==> flow/design.v (excerpt) <==
module cordicMagPh
   #(parameter integer N        = 13,  
     parameter integer XY_WIDTH = 18)  
    (input  wire                           clk,
     input  wire                           reset,    
     input  wire                           st,       
     input  wire signed [XY_WIDTH - 1 : 0] xin,      
     input  wire signed [XY_WIDTH - 1 : 0] yin,      
     output reg                            rdy,      
     output wire        [XY_WIDTH - 1 : 0] mag,      
     output wire signed [XY_WIDTH + 1 : 0] ph);
Size: ~2400 cells after synthesis, ~19000 um^2 of cells after synthesis.
Settings: LEC_CHECK=0, CAP_MARGIN=20, CORE_MARGIN=2, CORE_UTILIZATION=72, CTS_CLUSTER_DIAMETER=318, CTS_CLUSTER_SIZE=37, SETUP_SLACK_MARGIN=-0.5, SLEW_MARGIN=20; clock period 5.83 ns.
run.sh (not shown) runs the stock make flow with config.mk's settings and CLKGATE_MAP_FILE=.
The baseline completed and failed the layout checks on negative setup slack.
Then changed:
- CTS_CLUSTER_DIAMETER: 318 -> unset
- CTS_CLUSTER_SIZE: 37 -> 52
- PLACE_DENSITY_LB_ADDON: unset -> 0.01
- SETUP_SLACK_MARGIN: -0.5 -> 1.69
- clock period: 5.83 -> 5.93 ns (I/O delays scaled with it)
With this change the flow stopped in 5_1_grt with GRT-0232.
Area after synthesis does not change.
Die area is unchanged.
Synthesized cell count is unchanged.


== run 1 ==
The RTL this note starts from:
==> flow/design.v <==
module cordicMagPh
   #(parameter integer N        = 13,  
     parameter integer XY_WIDTH = 18)  
    (input  wire                           clk,
     input  wire                           reset,    
     input  wire                           st,       
     input  wire signed [XY_WIDTH - 1 : 0] xin,      
     input  wire signed [XY_WIDTH - 1 : 0] yin,      
     output reg                            rdy,      
     output wire        [XY_WIDTH - 1 : 0] mag,      
     output wire signed [XY_WIDTH + 1 : 0] ph);      
    localparam integer N_WIDTH = $clog2(N);
    reg signed [XY_WIDTH + 1 : 0] x, y, z;
    reg        [N_WIDTH  - 1 : 0] ni;       
    reg                           qrt;      
    wire signed [XY_WIDTH + 1 : 0] xShift, yShift;
    wire        [XY_WIDTH - 2 : 0] atan;
    reg  signed [XY_WIDTH + 1 : 0] zCnv;
    reg          [XY_WIDTH : 0] a;
    reg  [2 * XY_WIDTH - 1 : 0] r;
    localparam [1 : 0] ST0 = 2'd0, ST1 = 2'd1, ST2 = 2'd2, ST3 = 2'd3;
    reg [1 : 0] state;
    localparam integer PKG_WIDTH = XY_WIDTH + 1;
    function [63:0] atanLUTlong;
        input integer i;
        begin
            case (i)
                0: atanLUTlong = 64'd2305843009213693952;
                1: atanLUTlong = 64'd1361218612134873344;
                2: atanLUTlong = 64'd719230530580881024;
                3: atanLUTlong = 64'd365092647525521984;
                4: atanLUTlong = 64'd183254791493294816;
                5: atanLUTlong = 64'd91716730292036224;
                6: atanLUTlong = 64'd45869556482713136;
                7: atanLUTlong = 64'd22936177926750896;
                8: atanLUTlong = 64'd11468263948075832;
                9: atanLUTlong = 64'd5734153847876408;
                10: atanLUTlong = 64'd2867079658191484;
                11: atanLUTlong = 64'd1433540170878135;
                12: atanLUTlong = 64'd716770128161890;
                13: atanLUTlong = 64'd358385069421298;
                14: atanLUTlong = 64'd179192535378193;
                15: atanLUTlong = 64'd89596267772540;
                16: atanLUTlong = 64'd44798133896700;
                17: atanLUTlong = 64'd22399066949654;
                18: atanLUTlong = 64'd11199533474990;
                19: atanLUTlong = 64'd5599766737515;
                20: atanLUTlong = 64'd2799883368760;
                21: atanLUTlong = 64'd1399941684380;
                22: atanLUTlong = 64'd699970842190;
                23: atanLUTlong = 64'd349985421095;
                24: atanLUTlong = 64'd174992710548;
                25: atanLUTlong = 64'd87496355274;
                26: atanLUTlong = 64'd43748177637;
                27: atanLUTlong = 64'd21874088818;
                28: atanLUTlong = 64'd10937044409;
                29: atanLUTlong = 64'd5468522205;
                30: atanLUTlong = 64'd2734261102;
                31: atanLUTlong = 64'd1367130551;
                32: atanLUTlong = 64'd683565276;
                33: atanLUTlong = 64'd341782638;
                34: atanLUTlong = 64'd170891319;
                35: atanLUTlong = 64'd85445659;
                36: atanLUTlong = 64'd42722830;
                37: atanLUTlong = 64'd21361415;
                38: atanLUTlong = 64'd10680707;
                39: atanLUTlong = 64'd5340354;
                40: atanLUTlong = 64'd2670177;
                41: atanLUTlong = 64'd1335088;
                42: atanLUTlong = 64'd667544;
                43: atanLUTlong = 64'd333772;
                44: atanLUTlong = 64'd166886;
                45: atanLUTlong = 64'd83443;
                46: atanLUTlong = 64'd41722;
                47: atanLUTlong = 64'd20861;
                48: atanLUTlong = 64'd10430;
                49: atanLUTlong = 64'd5215;
                50: atanLUTlong = 64'd2608;
                51: atanLUTlong = 64'd1304;
                52: atanLUTlong = 64'd652;
                53: atanLUTlong = 64'd326;
                54: atanLUTlong = 64'd163;
                55: atanLUTlong = 64'd81;
                56: atanLUTlong = 64'd41;
                57: atanLUTlong = 64'd20;
                58: atanLUTlong = 64'd10;
                59: atanLUTlong = 64'd5;
                60: atanLUTlong = 64'd3;
                61: atanLUTlong = 64'd1;
                62: atanLUTlong = 64'd1;
                63: atanLUTlong = 64'd0;
                default: atanLUTlong = 64'd0;
            endcase
        end
    endfunction
    function [63:0] coefdLUTlong;
        input integer i;
        begin
            case (i)
                0: coefdLUTlong = 64'd3260954456333195264;
                1: coefdLUTlong = 64'd2916686334356757504;
                2: coefdLUTlong = 64'd2829601372552588288;
                3: coefdLUTlong = 64'd2807750841902562304;
                4: coefdLUTlong = 64'd2802282967498353152;
                5: coefdLUTlong = 64'd2800915666627739136;
                6: coefdLUTlong = 64'd2800573820569637376;
                7: coefdLUTlong = 64'd2800488357751430656;
                8: coefdLUTlong = 64'd2800466991965381120;
                9: coefdLUTlong = 64'd2800461650513774592;
                10: coefdLUTlong = 64'd2800460315150554624;
                11: coefdLUTlong = 64'd2800459981309729792;
                12: coefdLUTlong = 64'd2800459897849522176;
                13: coefdLUTlong = 64'd2800459876984470016;
                14: coefdLUTlong = 64'd2800459871768206848;
                15: coefdLUTlong = 64'd2800459870464141312;
                16: coefdLUTlong = 64'd2800459870138124800;
                17: coefdLUTlong = 64'd2800459870056620544;
                18: coefdLUTlong = 64'd2800459870036244480;
                19: coefdLUTlong = 64'd2800459870031150592;
                20: coefdLUTlong = 64'd2800459870029877248;
                21: coefdLUTlong = 64'd2800459870029558784;
                22: coefdLUTlong = 64'd2800459870029479424;
                23: coefdLUTlong = 64'd2800459870029459456;
                24: coefdLUTlong = 64'd2800459870029454336;
                25: coefdLUTlong = 64'd2800459870029453312;
                default: coefdLUTlong = 64'd0;
            endcase
        end
    endfunction
    localparam integer COEFD_LUT_LONG_SIZE = 26;
    function [PKG_WIDTH - 3 : 0] atanLUTshort;
        input integer i;
        reg [63 : 0] v;
        begin
            v = atanLUTlong(i);
            atanLUTshort = v[61 -: PKG_WIDTH - 2];
        end
    endfunction
    function [PKG_WIDTH - 3 : 0] coefdInit;
        input integer dummy;
        reg [63 : 0] v;
        begin
            if (N - 1 > COEFD_LUT_LONG_SIZE - 1)
                v = coefdLUTlong(COEFD_LUT_LONG_SIZE - 1);
            else
                v = coefdLUTlong(N - 1);
            coefdInit = v[61 -: PKG_WIDTH - 2];
        end
    endfunction
    localparam [PKG_WIDTH - 3 : 0] coefd = coefdInit(0);
    function [PKG_WIDTH - 1 : 0] signalSaturate;
        input [PKG_WIDTH - 1 : 0] x;
        begin
            if (x[PKG_WIDTH - 1 : PKG_WIDTH - 2] == 2'b01) begin
                signalSaturate = {2'b01, {(PKG_WIDTH - 2){1'b0}}};
            end else if (x[PKG_WIDTH - 1 : PKG_WIDTH - 2] == 2'b10) begin
                signalSaturate = {2'b11, {(PKG_WIDTH - 2){1'b0}}};
            end else begin
                signalSaturate = x;
            end
        end
    endfunction
    always @(posedge clk or posedge reset)
    if (reset) begin
        rdy   <= 1'b0;
        x     <= {(XY_WIDTH + 2){1'b0}};
        y     <= {(XY_WIDTH + 2){1'b0}};
        z     <= {(XY_WIDTH + 2){1'b0}};
        ni    <= {N_WIDTH{1'b0}};
        qrt   <= 1'b0;
        state <= ST0;
    end else begin
        if (st) begin  
            rdy <= 1'b0;
            ni  <= {N_WIDTH{1'b0}};  
            if (xin < 0) begin
                x   <= -xin;
                qrt <= 1'b1;
            end else begin  
                x   <= xin;
                qrt <= 1'b0;
            end
            y <= yin;
            state <= ST1;
        end else begin
            case (state)
                ST0: begin
                    rdy <= 1'b1;
                end
                ST1: begin
                    if (y == 0) begin  
                        rdy <= 1'b1;
                        if (~qrt) begin  
                            z <= {(XY_WIDTH + 2){1'b0}};
                        end else begin
                            z <= {2'b01, {XY_WIDTH{1'b0}}};  
                        end
                        state <= ST0;  
                    end else begin  
                        if (y < 0) begin
                            x <= x - y;
                            y <= y + x;
                            z <= -atan;
                        end else begin
                            x <= x + y;
                            y <= y - x;
                            z <= atan;
                        end
                        ni    <= ni + 1'd1;
                        state <= ST2;
                    end
                end
                ST2: begin
                    if (y < 0) begin
                        x <= x - yShift;
                        y <= y + xShift;
                        z <= z - atan;
                    end else begin  
                        x <= x + yShift;
                        y <= y - xShift;
                        z <= z + atan;
                    end
                    if (ni < N - 1) begin  
                        ni    <= ni + 1'd1;
                        state <= ST2;
                    end else begin
                        ni    <= {N_WIDTH{1'b0}};
                        state <= ST3;
                    end
                end
                ST3: begin
                    rdy   <= 1'b1;
                    x     <= {1'b0, r[2 * XY_WIDTH - 1 : XY_WIDTH - 1]};
                    z     <= zCnv;
                    state <= ST0;
                end
            endcase
        end
    end
    assign xShift = x >>> ni;
    assign yShift = y >>> ni;
    assign atan   = atanLUTshort(ni);
    always @(*) begin
        if (x >= 0) begin
            a = x[XY_WIDTH : 0];
        end else begin
            a = {(XY_WIDTH + 1){1'b0}};
        end
        r = a * coefd;
    end
    always @(*) begin
        zCnv = {z[XY_WIDTH + 1], signalSaturate(z[XY_WIDTH : 0])};
        if (~qrt) begin  
            zCnv = zCnv;
        end else begin     
            if (zCnv >= 0) begin
                zCnv = {2'b01, {XY_WIDTH{1'b0}}} - zCnv;  
            end else begin
                zCnv = {2'b11, {XY_WIDTH{1'b0}}} - zCnv;  
            end
        end
    end
    assign mag = x[XY_WIDTH - 1 : 0];
    assign ph  = z;
endmodule
clock: 7.5 ns
lec_check: 0
cap_margin: 20
cell_pad_in_sites_detail_placement: 1
core_margin: 2
core_utilization: 40
cts_cluster_diameter: 256
cts_cluster_size: 27
hold_slack_margin: 0.22
max_routing_layer: met5
place_density_lb_addon: 0.22
slew_margin: 20
tns_end_percent: 40
Modified inputs, run 2 compared to run 1
# run 1
export LEC_CHECK = 0
export CAP_MARGIN = 20
export CELL_PAD_IN_SITES_DETAIL_PLACEMENT = 1
export CORE_MARGIN = 2
export CORE_UTILIZATION = 40
export CTS_CLUSTER_DIAMETER = 256
export CTS_CLUSTER_SIZE = 27
export HOLD_SLACK_MARGIN = 0.22
export MAX_ROUTING_LAYER = met5
export PLACE_DENSITY_LB_ADDON = 0.22
export SLEW_MARGIN = 20
export TNS_END_PERCENT = 40
create_clock -name core_clock -period 7.5 [get_ports {clk}]
# run 2
export LEC_CHECK = 0
export CAP_MARGIN = 20
export CORE_MARGIN = 2
export CORE_UTILIZATION = 67
export CTS_CLUSTER_SIZE = 37
export SETUP_SLACK_MARGIN = 1.7
export SLEW_MARGIN = 20
create_clock -name core_clock -period 5.83 [get_ports {clk}]
Findings:
The flow ended early for run 2: it failed with a tool error in 5_1_grt. Run 1 went all the way through the flow, and no timing, DRC or antenna check failed. Compared with run 1, in run 2 placed instance area went up by 750 um2, post-synthesis instance total was more or less identical, area share of and/or/nand/nor cells after synthesis was more or less identical. Comparing run 1 against run 2, there is no change at all in number of enable-type register cells in the synthesized netlist. On standard cell core area: between run 1 and run 2, it ends up higher for run 1. Going from run 1 to run 2, final estimated routing congestion in global placement climbed 0.046; area of the chip has decreased; post-CTS resize count rose by 219. Comparing run 1 and run 2, the lower row count is on run 2.
Relative to run 2, the following input files were edited for run 3:
# run 2
export LEC_CHECK = 0
export CAP_MARGIN = 20
export CORE_MARGIN = 2
export CORE_UTILIZATION = 67
export CTS_CLUSTER_SIZE = 37
export SETUP_SLACK_MARGIN = 1.7
export SLEW_MARGIN = 20
create_clock -name core_clock -period 5.83 [get_ports {clk}]
# run 3
export LEC_CHECK = 0
export CAP_MARGIN = 20
export CORE_ASPECT_RATIO = 1.72
export CORE_MARGIN = 2
export CORE_UTILIZATION = 40
export CTS_CLUSTER_DIAMETER = 103
export CTS_CLUSTER_SIZE = 99
export SLEW_MARGIN = 20
create_clock -name core_clock -period 8.0 [get_ports {clk}]
--- outcome ---
- Status: post-synthesis compound-gate area fraction parity (run 3, run 2)
- Per the final summary, run 3 finished and its layout is clean on timing, DRC and antenna.
- Against run 2, core box area in run 3 came out worse.
- From run 2 to run 3 the numbers moved as follows: post-placement setup slack up 1.02 ns, starting density of the core down 27 points.
